## pepper
Design median, start of the top module:
module median
#(
    parameter MEM_DATA_WIDTH = 32,
    parameter LUT_ADDR_WIDTH = 10,  
    parameter MEM_ADDR_WIDTH = 10,  
    parameter PIXEL_DATA_WIDTH = 8,
    parameter IMG_WIDTH  = 320,
    parameter IMG_HEIGHT = 320
)(
    input clk,  
    input rst_n,  
    input [31:0] word0,
    input [31:0] word1,
    input [31:0] word2,
    output [PIXEL_DATA_WIDTH-1:0] pixel1,
    output [PIXEL_DATA_WIDTH-1:0] pixel2,
    output [PIXEL_DATA_WIDTH-1:0] pixel3,
    output [PIXEL_DATA_WIDTH-1:0] pixel4,
    output [LUT_ADDR_WIDTH-1:0] raddr_a,
    output [LUT_ADDR_WIDTH-1:0] raddr_b,
    output [LUT_ADDR_WIDTH-1:0] raddr_c,
    output [MEM_ADDR_WIDTH-1:0] waddr
);
For scale: roughly 3600 cells after synthesis, roughly 130 flip-flops, roughly 22000 µm² of cells after synthesis.
clock: 24.4 ns
lec_check: 0
abc_area: 1
cap_margin: 20
core_margin: 2
core_utilization: 71
cts_cluster_diameter: 221
cts_cluster_size: 37
setup_slack_margin: -0.58
slew_margin: 20
run.sh (not shown) runs the stock make flow with config.mk's settings and CLKGATE_MAP_FILE=.
pepper: all stages complete, timing, DRC and antenna checks passed
Setup changes, pepper to zinc
# pepper
export LEC_CHECK = 0
export ABC_AREA = 1
export CAP_MARGIN = 20
export CORE_MARGIN = 2
export CORE_UTILIZATION = 71
export CTS_CLUSTER_DIAMETER = 221
export CTS_CLUSTER_SIZE = 37
export SETUP_SLACK_MARGIN = -0.58
export SLEW_MARGIN = 20
create_clock -name core_clock -period 24.4 [get_ports {clk}]
# zinc
export LEC_CHECK = 0
export ABC_AREA = 1
export CAP_MARGIN = 20
export CORE_MARGIN = 2
export CORE_UTILIZATION = 71
export MAX_ROUTING_LAYER = met4
export SLEW_MARGIN = 20
create_clock -name core_clock -period 21.6 [get_ports {clk}]
Findings:
zinc reached the end of the flow, and the finished layout is clean on the timing, DRC and antenna checks.
zinc against pepper: met3 layer usage reported by global route went down by 2.2 points; first-pass GRT wire length went down by about 3.7%; wire length went down by 2.5%.
word0[27] as the startpoint of the most critical setup path was reported by zinc, and word0[25] by pepper.
Total number of cells along the worst setup path of zinc falls short of that of pepper by a few percent.
Any difference in maximum number of buffers from clock root to sink between pepper and zinc is small enough to ignore.
zinc vs pepper — net count of the finished layout climbed slightly
Here is what was changed in the inputs of lagoon compared with zinc.
# zinc
export LEC_CHECK = 0
export ABC_AREA = 1
export CAP_MARGIN = 20
export CORE_MARGIN = 2
export CORE_UTILIZATION = 71
export MAX_ROUTING_LAYER = met4
export SLEW_MARGIN = 20
create_clock -name core_clock -period 21.6 [get_ports {clk}]
# lagoon
export LEC_CHECK = 0
export CAP_MARGIN = 20
export CORE_MARGIN = 2
export CORE_UTILIZATION = 40
export SLEW_MARGIN = 20
create_clock -name core_clock -period 30.0 [get_ports {clk}]
Notes after the runs:
The final layouts of zinc and lagoon pass the timing, DRC and antenna checks.
zinc reports its critical path startpoint as word0[27] while lagoon reports word0[29].
Setup slack: lagoon vs zinc up 0.51 ns
Sort zinc and lagoon by post-CTS resize count, descending, and zinc comes first.
Taking zinc as the reference point, the fraction of the mapped netlist area in adder cells of lagoon falls by 0.94 points.
Compared with zinc, lagoon shows Yosys chip area higher by 4.8%.
Relative to lagoon, the following input files were edited for amber:
# lagoon
export LEC_CHECK = 0
export CAP_MARGIN = 20
export CORE_MARGIN = 2
export CORE_UTILIZATION = 40
export SLEW_MARGIN = 20
create_clock -name core_clock -period 30.0 [get_ports {clk}]
# amber
export LEC_CHECK = 0
export ABC_AREA = 1
export CAP_MARGIN = 35
export CELL_PAD_IN_SITES_DETAIL_PLACEMENT = 2
export CORE_MARGIN = 2
export CORE_UTILIZATION = 40
export CTS_CLUSTER_DIAMETER = 274
export GPL_ROUTABILITY_DRIVEN = 1
export GPL_TIMING_DRIVEN = 0
export HOLD_SLACK_MARGIN = 0.23
export SETUP_SLACK_MARGIN = 5.0
export SLEW_MARGIN = 20
export TNS_END_PERCENT = 80
create_clock -name core_clock -period 30.0 [get_ports {clk}]
Results
- amber vs. lagoon: post-synthesis compound-gate area fraction lost 7.1 points; synthesized cell count rose 464; height of the chip now smaller; mean post-synth cell area decreased about 17%.
- In the summary table, amber is marked failed, with error DPL-0033 raised in clock tree synthesis (4_1_cts).
Changes in indigo relative to amber:
# amber
export LEC_CHECK = 0
export ABC_AREA = 1
export CAP_MARGIN = 35
export CELL_PAD_IN_SITES_DETAIL_PLACEMENT = 2
export CORE_MARGIN = 2
export CORE_UTILIZATION = 40
export CTS_CLUSTER_DIAMETER = 274
export GPL_ROUTABILITY_DRIVEN = 1
export GPL_TIMING_DRIVEN = 0
export HOLD_SLACK_MARGIN = 0.23
export SETUP_SLACK_MARGIN = 5.0
export SLEW_MARGIN = 20
export TNS_END_PERCENT = 80
create_clock -name core_clock -period 30.0 [get_ports {clk}]
# indigo
export LEC_CHECK = 0
export ABC_AREA = 1
export CAP_MARGIN = 20
export CORE_ASPECT_RATIO = 1.76
export CORE_MARGIN = 2
export CORE_UTILIZATION = 46
export CTS_CLUSTER_DIAMETER = 184
export CTS_CLUSTER_SIZE = 100
export SLEW_MARGIN = 20
create_clock -name core_clock -period 30.0 [get_ports {clk}]
Results
Re die size: indigo is 7300 µm² down on amber.
indigo vs. amber: number of standard-cell rows in the floorplan has increased, vertical extent of the die has increased.
indigo closes out successfully: all stages finished, all timing, DRC and antenna checks passed.
